==> 02-09: inputs <==
==> flow/design.v (excerpt) <==
module Buzzer #(parameter isSim = 1,parameter isAHB = 0) (input wire clk,rst_n,
              output wire[31:0] BDMAC_RDATA,
              output wire       BDMAC_READYOUT,
              output wire[1:0]  BDMAC_RESP,
              input wire        BDMAC_SEL,
			  input wire        BDMAC_READY,
              input wire[31:0]  BDMAC_ADDR,
              input wire[1:0]   BDMAC_TRANS,
              input wire        BDMAC_WRITE,
              input wire[31:0]  BDMAC_WDATA,
              output wire[31:0] SBDMA_HADDR,
              output wire[1:0]  SBDMA_HTRANS,
              output wire       SBDMA_HWRITE,
              input wire[31:0]  SBDMA_HRDATA,
              input wire        SBDMA_HREADY,
              output wire[31:0] BBDMA_HADDR,
              output wire[1:0]  BBDMA_HTRANS,
              output wire       BBDMA_HWRITE,
              input wire[31:0]  BBDMA_HRDATA,
              input wire        BBDMA_HREADY,
  ...
export LEC_CHECK = 0
export CAP_MARGIN = 20
export CELL_PAD_IN_SITES_DETAIL_PLACEMENT = 2
export CORE_MARGIN = 2
export CORE_UTILIZATION = 61
export CTS_CLUSTER_DIAMETER = 239
export GPL_ROUTABILITY_DRIVEN = 1
export HOLD_SLACK_MARGIN = 0.3
export SLEW_MARGIN = 20
create_clock -name core_clock -period 4.7 [get_ports {clk}]
run.sh (not shown) runs the stock make flow with config.mk's settings and CLKGATE_MAP_FILE=.
==> 01-04: changes against 02-09 <==
==> flow/config.mk (replaced) <==
export PLATFORM = sky130hd
export DESIGN_NAME = Buzzer
export DESIGN_NICKNAME = Buzzer
export VERILOG_FILES = /design/flow/design.v
export SDC_FILE = /design/flow/constraint.sdc
export NUM_CORES = 4
export LEC_CHECK = 0
export CAP_MARGIN = 20
export CELL_PAD_IN_SITES_DETAIL_PLACEMENT = 1
export CORE_ASPECT_RATIO = 1.2
export CORE_MARGIN = 2
export CORE_UTILIZATION = 61
export CTS_CLUSTER_DIAMETER = 207
export CTS_CLUSTER_SIZE = 45
export GPL_ROUTABILITY_DRIVEN = 1
export GPL_TIMING_DRIVEN = 0
export HOLD_SLACK_MARGIN = -0.01
export MIN_ROUTING_LAYER = met2
export PLACE_DENSITY = 0.82
export SLEW_MARGIN = 5
==> flow/constraint.sdc (replaced) <==
create_clock -name core_clock -period 2.88 [get_ports {clk}]
set_input_delay 0.5760 -clock core_clock [delete_from_list [all_inputs] [get_ports {clk}]]
set_output_delay 0.5760 -clock core_clock [all_outputs]
set_load 0.01 [all_outputs]
==> comparison table <==
Floorplan Core Area: 02-09 0.03429 mm²; 01-04 0.03407 mm²
Register area share after synthesis: 02-09 42.29%; 01-04 42.29%
Die y size: 02-09 190.1 µm; 01-04 207.8 µm
Most common cell in the synthesized netlist: 02-09 nor2_1; 01-04 nor2_1
Chip Footprint: 02-09 0.03613 mm²; 01-04 0.03614 mm²
Synth Flop Type: 02-09 dfxtp_1; 01-04 dfxtp_1
Num rows: 02-09 68; 01-04 74
Initial standard-cell utilization of the core: 02-09 61.60%; 01-04 61.99%
AND/OR/NAND/NOR Cells, Area Fraction: 02-09 22.00%; 01-04 22.00%
RD Place Congestion: 02-09 0.9383; 01-04 0.9702
Compound-cell area share of the yosys netlist: 02-09 13.55%; 01-04 13.55%
FFs w/ async S/R, synth: 02-09 40.43%; 01-04 40.43%
Die X-Extent: 02-09 190.1 µm; 01-04 173.9 µm
Run status: 02-09 did not finish; 01-04 did not finish
Stage where the flow stopped: 02-09 3_5_place_dp; 01-04 4_1_cts

* * *

==> job 3860 <==
Starting RTL as in the previous note.
Settings: LEC_CHECK=0, CAP_MARGIN=20, CORE_MARGIN=2, CORE_UTILIZATION=66, CTS_CLUSTER_SIZE=42, SETUP_SLACK_MARGIN=0.88, SLEW_MARGIN=20; clock period 2.96 ns.
==> job 8898: changes against job 3860 <==
--- a/flow/config.mk
+++ b/flow/config.mk
@@ -8,6 +8,4 @@
 export CAP_MARGIN = 20
 export CORE_MARGIN = 2
-export CORE_UTILIZATION = 66
-export CTS_CLUSTER_SIZE = 42
-export SETUP_SLACK_MARGIN = 0.88
+export CORE_UTILIZATION = 59
 export SLEW_MARGIN = 20
==> flow/constraint.sdc (replaced) <==
create_clock -name core_clock -period 4.76 [get_ports {clk}]
set_input_delay 0.9520 -clock core_clock [delete_from_list [all_inputs] [get_ports {clk}]]
set_output_delay 0.9520 -clock core_clock [all_outputs]
set_load 0.01 [all_outputs]
==> job 7353: changes against job 3860 <==
==> flow/config.mk (replaced) <==
export PLATFORM = sky130hd
export DESIGN_NAME = Buzzer
export DESIGN_NICKNAME = Buzzer
export VERILOG_FILES = /design/flow/design.v
export SDC_FILE = /design/flow/constraint.sdc
export NUM_CORES = 4
export LEC_CHECK = 0
export CAP_MARGIN = 20
export CORE_MARGIN = 5
export CORE_UTILIZATION = 64
export CTS_CLUSTER_SIZE = 21
export GPL_ROUTABILITY_DRIVEN = 0
export GPL_TIMING_DRIVEN = 0
export MAX_ROUTING_LAYER = met4
export SETUP_SLACK_MARGIN = 2.54
export SLEW_MARGIN = 25
export TNS_END_PERCENT = 40
==> flow/constraint.sdc (replaced) <==
create_clock -name core_clock -period 10.0 [get_ports {clk}]
set_input_delay 2.0000 -clock core_clock [delete_from_list [all_inputs] [get_ports {clk}]]
set_output_delay 2.0000 -clock core_clock [all_outputs]
set_load 0.01 [all_outputs]
==> comparison table <==
| quantity | job 8898 | job 3860 | job 7353 |
|---|---|---|---|
| Final instance area | 0.0248 mm^2 | - | 0.0250 mm^2 |
| WP data required | 5.17 ns | - | 8.00 ns |
| Clk slew on worst S/H paths | 0.06 ns | - | 0.06 ns |
| Number of pins exceeding their max-slew limit in the final report | 0 | - | 0 |
| Number of gates on the worst path with buffers counted | 9 | - | 7 |
| Clock Buffer Count | 56 | - | 63 |
| Biggest fanout along the worst timing path | 32 | - | 10 |
| Final-layout clock-cell area share | 5.67% | - | 4.84% |
| Initial DRT Pass Iterations | 5 | - | 6 |
| Final period util | 81.1% | - | 56.5% |
| Routed wire per std cell | 18.9 um | - | 19.6 um |
| Switching power total | 2060 uW | - | 966 uW |
| Largest Pwr Group | sequential cells | - | sequential cells |
| Seq Cell Count | 376 | - | 376 |
| Hold_ws | 0.391 ns | - | 0.478 ns |
| Arrival time worst endpoint | 4.27 ns | - | 3.65 ns |
| Status | no timing/DRC/antenna violations | did not finish | no timing/DRC/antenna violations |
| Stage where the flow stopped | - | 5_1_grt | - |
| Pwr dens | 324 mW/mm^2 | - | 147 mW/mm^2 |
| Detailed-route via count | 17,700 | - | 18,800 |
| Tool Warnings | 58 | - | 58 |
| Fill cell instance count of the final layout | 2,892 | - | 2,363 |
| Combinational group share of total power | 10.7% | - | 12.2% |
| Combinational cell area excluding buffers and inverters | 0.0114 mm^2 | - | 0.0114 mm^2 |
Power and IR drop assume default switching activity.
